## CicFilter
module CicFilter
#(
	parameter N = 4,	 
	parameter M = 1,	 
	parameter InDataWidth	=	14,
	parameter OutDataWidth	=	32,
	parameter DecimCntWidth	=	7
)
(
	input Clk_i,
	input Rst_i,
	input [2:0]	DecimFactor_i,
	input [InDataWidth-1:0] Data_i,
	input DataNd_i,
	output [OutDataWidth-1:0] Data_o,
	output DataValid_o
);
Size: about 53 I/O pins.
clock: 4.0 ns
lec_check: 0
cap_margin: 20
core_margin: 2
core_utilization: 21
slew_margin: 25
run.sh (not shown) runs the stock make flow with config.mk's settings and CLKGATE_MAP_FILE=.
Next try:
- CORE_UTILIZATION: 21 -> 72
- PLACE_DENSITY: not set -> 0.35
- SETUP_SLACK_MARGIN: not set -> 0.87
- SLEW_MARGIN: 25 -> 20
- clock period: 4.0 -> 2.92 ns (I/O delays scaled with it)
The changed run never finished: it broke off in global routing.
Synthesized cell count stays the same.
Area after synthesis stays the same.
Die area goes down by 70%.
Next try:
- PLACE_DENSITY: 0.35 -> not set
- SETUP_SLACK_MARGIN: 0.87 -> -0.14
- clock period: 2.92 -> 1.54 ns (I/O delays scaled with it)
After rerunning: The changed run aborted during clock tree synthesis with DPL-0038; synthesized area stays the same; die size stays the same; synthesized cell count is unchanged.
Next try:
- PLACE_DENSITY: not set -> 0.35
- SETUP_SLACK_MARGIN: -0.14 -> 0.83
- clock period: 1.54 -> 2.92 ns (I/O delays scaled with it)
Effect:
- The new run stopped in global routing
- die size does not change
- synthesized area is unchanged
- synthesized cell count is unchanged
Next try:
- CORE_UTILIZATION: 72 -> 40
- PLACE_DENSITY: 0.35 -> not set
- SETUP_SLACK_MARGIN: 0.83 -> not set
- clock period: 2.92 -> 3.6 ns (I/O delays scaled with it)
=> This time the run passed the timing, design-rule and antenna checks. Die area climbs by 78%. Synthesized cell count does not change. Synthesized area stays the same.
Next try:
- CORE_UTILIZATION: 40 -> 72
- CTS_CLUSTER_DIAMETER: not set -> 356
- SETUP_SLACK_MARGIN: not set -> -0.27
- clock period: 3.6 -> 2.75 ns (I/O delays scaled with it)
=>
- The changed run aborted during global routing (GRT-0232)
- die size drops by 44%
- synthesized cell count is unchanged
- area after synthesis does not change


Starting RTL as in the previous note.
==> flow/config.mk <==
export PLATFORM = sky130hd
export DESIGN_NAME = CicFilter
export DESIGN_NICKNAME = CicFilter
export VERILOG_FILES = /design/flow/design.v
export SDC_FILE = /design/flow/constraint.sdc
export NUM_CORES = 4
export LEC_CHECK = 0
export ABC_AREA = 0
export CAP_MARGIN = 20
export CELL_PAD_IN_SITES_GLOBAL_PLACEMENT = 1
export CORE_ASPECT_RATIO = 1.2
export CORE_MARGIN = 4
export CORE_UTILIZATION = 40
export CTS_CLUSTER_DIAMETER = 53
export GPL_ROUTABILITY_DRIVEN = 0
export MIN_ROUTING_LAYER = met1
export PLACE_DENSITY_LB_ADDON = 0.2
export SLEW_MARGIN = 30
export TNS_END_PERCENT = 25
==> flow/constraint.sdc <==
create_clock -name core_clock -period 6.45 [get_ports {Clk_i}]
set_input_delay 1.2900 -clock core_clock [delete_from_list [all_inputs] [get_ports {Clk_i}]]
set_output_delay 1.2900 -clock core_clock [all_outputs]
set_load 0.01 [all_outputs]
Rerun with:
Settings changed: ABC_AREA 0 to default, CELL_PAD_IN_SITES_GLOBAL_PLACEMENT 1 to 3, CORE_ASPECT_RATIO 1.2 to default, CORE_MARGIN 4 to 2, CTS_CLUSTER_DIAMETER 53 to default, GPL_ROUTABILITY_DRIVEN 0 to default, PLACE_DENSITY_LB_ADDON 0.2 to 0.1, TNS_END_PERCENT 25 to default.
Clock period 6.45 ns to 4.0 ns, I/O delays scaled along.
Effect: Via count went up by 1.0%; worst setup slack loses 1900 ps; core utilization stays flat; clock skew went up by 9.6 ps; flip-flop count does not change; cell area hardly moves; die area went down by 3.0%; wire length went up by about 13%; synthesized cell count is unchanged; sequential share of layout area stays flat.
Rerun with:
Settings changed: CELL_PAD_IN_SITES_GLOBAL_PLACEMENT 3 to default, CORE_UTILIZATION 40 to 66, MIN_ROUTING_LAYER met1 to default, PLACE_DENSITY_LB_ADDON 0.1 to default, SLEW_MARGIN 30 to 20.
Clock period 4.0 ns to 3.6 ns, I/O delays scaled along.
=> Cell count came out lower by a little under a tenth; die size came out lower by well over a third.
Rerun with:
Settings changed: CORE_UTILIZATION 66 to 72, PLACE_DENSITY from default to 0.35, SETUP_SLACK_MARGIN from default to 0.84.
Clock period 3.6 ns to 2.92 ns, I/O delays scaled along.
The changed run ended with an error in 5_1_grt on GRT-0232.
Area after synthesis is unchanged.
Die size decreases by about 8%.
Synthesized cell count is unchanged.


== job 7295 ==
Starting RTL as in the previous note.
==> flow/design.v (excerpt) <==
module CicFilter
#(
	parameter N = 4,	 
	parameter M = 1,	 
	parameter InDataWidth	=	14,
	parameter OutDataWidth	=	32,
	parameter DecimCntWidth	=	7
)
(
	input Clk_i,
	input Rst_i,
	input [2:0]	DecimFactor_i,
	input [InDataWidth-1:0] Data_i,
	input DataNd_i,
	output [OutDataWidth-1:0] Data_o,
	output DataValid_o
);
Settings: LEC_CHECK=0, ABC_AREA=1, CAP_MARGIN=5, CELL_PAD_IN_SITES_DETAIL_PLACEMENT=0, CORE_ASPECT_RATIO=1.09, CORE_MARGIN=2, CORE_UTILIZATION=72, CTS_CLUSTER_DIAMETER=325, CTS_CLUSTER_SIZE=15, GPL_ROUTABILITY_DRIVEN=1, HOLD_SLACK_MARGIN=0.29, MAX_ROUTING_LAYER=met5, MIN_ROUTING_LAYER=met1, SETUP_SLACK_MARGIN=-0.07, SLEW_MARGIN=20, TNS_END_PERCENT=90; clock period 2.0 ns.
In job 7295 the implementation completed, yet the final layout does not meet the checks, the culprit being negative setup slack.
--- input diff job 7295..job 2612 ---
- SETUP_SLACK_MARGIN: -0.07 -> unset
- MIN_ROUTING_LAYER: met1 -> unset
- CAP_MARGIN: 5 -> 20
- CTS_CLUSTER_DIAMETER: 325 -> 237
- CORE_ASPECT_RATIO: 1.09 -> unset
- CTS_CLUSTER_SIZE: 15 -> 99
- PLACE_DENSITY: unset -> 0.38
- GPL_ROUTABILITY_DRIVEN: 1 -> unset
- MAX_ROUTING_LAYER: met5 -> unset
- HOLD_SLACK_MARGIN: 0.29 -> unset
- TNS_END_PERCENT: 90 -> 10
- CELL_PAD_IN_SITES_DETAIL_PLACEMENT: 0 -> unset
- the clock period (ns, I/O delays scaled along): 2.0 -> 1.87
==> comparison <==
No final results exist for job 2612, since it was stopped by error GRT-0232 during global routing.
Comparing job 7295 and job 2612, the higher width of the chip is on job 2612.
| post-detailed-placement cell area | lower: job 7295 |
Placement-stage worst setup slack for job 2612: 0.063 ns down relative to job 7295
The inputs of job 1942 differ from those of job 2612 as listed below.
- PLACE_DENSITY removed (was 0.38)
- TNS_END_PERCENT removed (was 10)
- ABC_AREA removed (was 1)
- CTS_CLUSTER_SIZE changed from 99 to 22
- CTS_CLUSTER_DIAMETER removed (was 237)
- the clock period (ns, I/O delays scaled along) changed from 1.87 to 3.04
Findings:
- Cmp job 1942 vs job 2612: CTS H-tree depth higher in job 1942
- Between job 1942 and job 2612, it is job 1942 whose floorplan die height is lower, by 19 um.
- Compound-gate portion of the synthesized area up 11 points in job 1942 wrt job 2612
- Job 1942: flow complete, layout not clean; failing: negative setup slack
- Placed cell area (higher): job 2612
diff inputs: job 1942 => job 3528
- PLACE_DENSITY_LB_ADDON newly set to 0.28
- CTS_CLUSTER_DIAMETER newly set to 352
- SETUP_SLACK_MARGIN newly set to 0.47
[summary]
- Job 3528 is listed as incomplete: the tool reported an error in global routing and the run ended there.
- On synthesis area per yosys, job 3528 tracks job 1942 almost exactly.
- Register bit total from synthesis came out exactly the same in job 1942 and job 3528.
- | number of nets in the synthesized netlist | job 3528 vs job 1942 | ≈ equal |
- For total standard cell area after synthesis, job 1942 and job 3528 come out practically identical.
- [compare] base=job 1942 new=job 3528: number of buffers created by CTS went down; setup slack after placement has increased; count of instantiated cells in the yosys netlist ~0 delta; total clock sinks closely matched the old numbers.
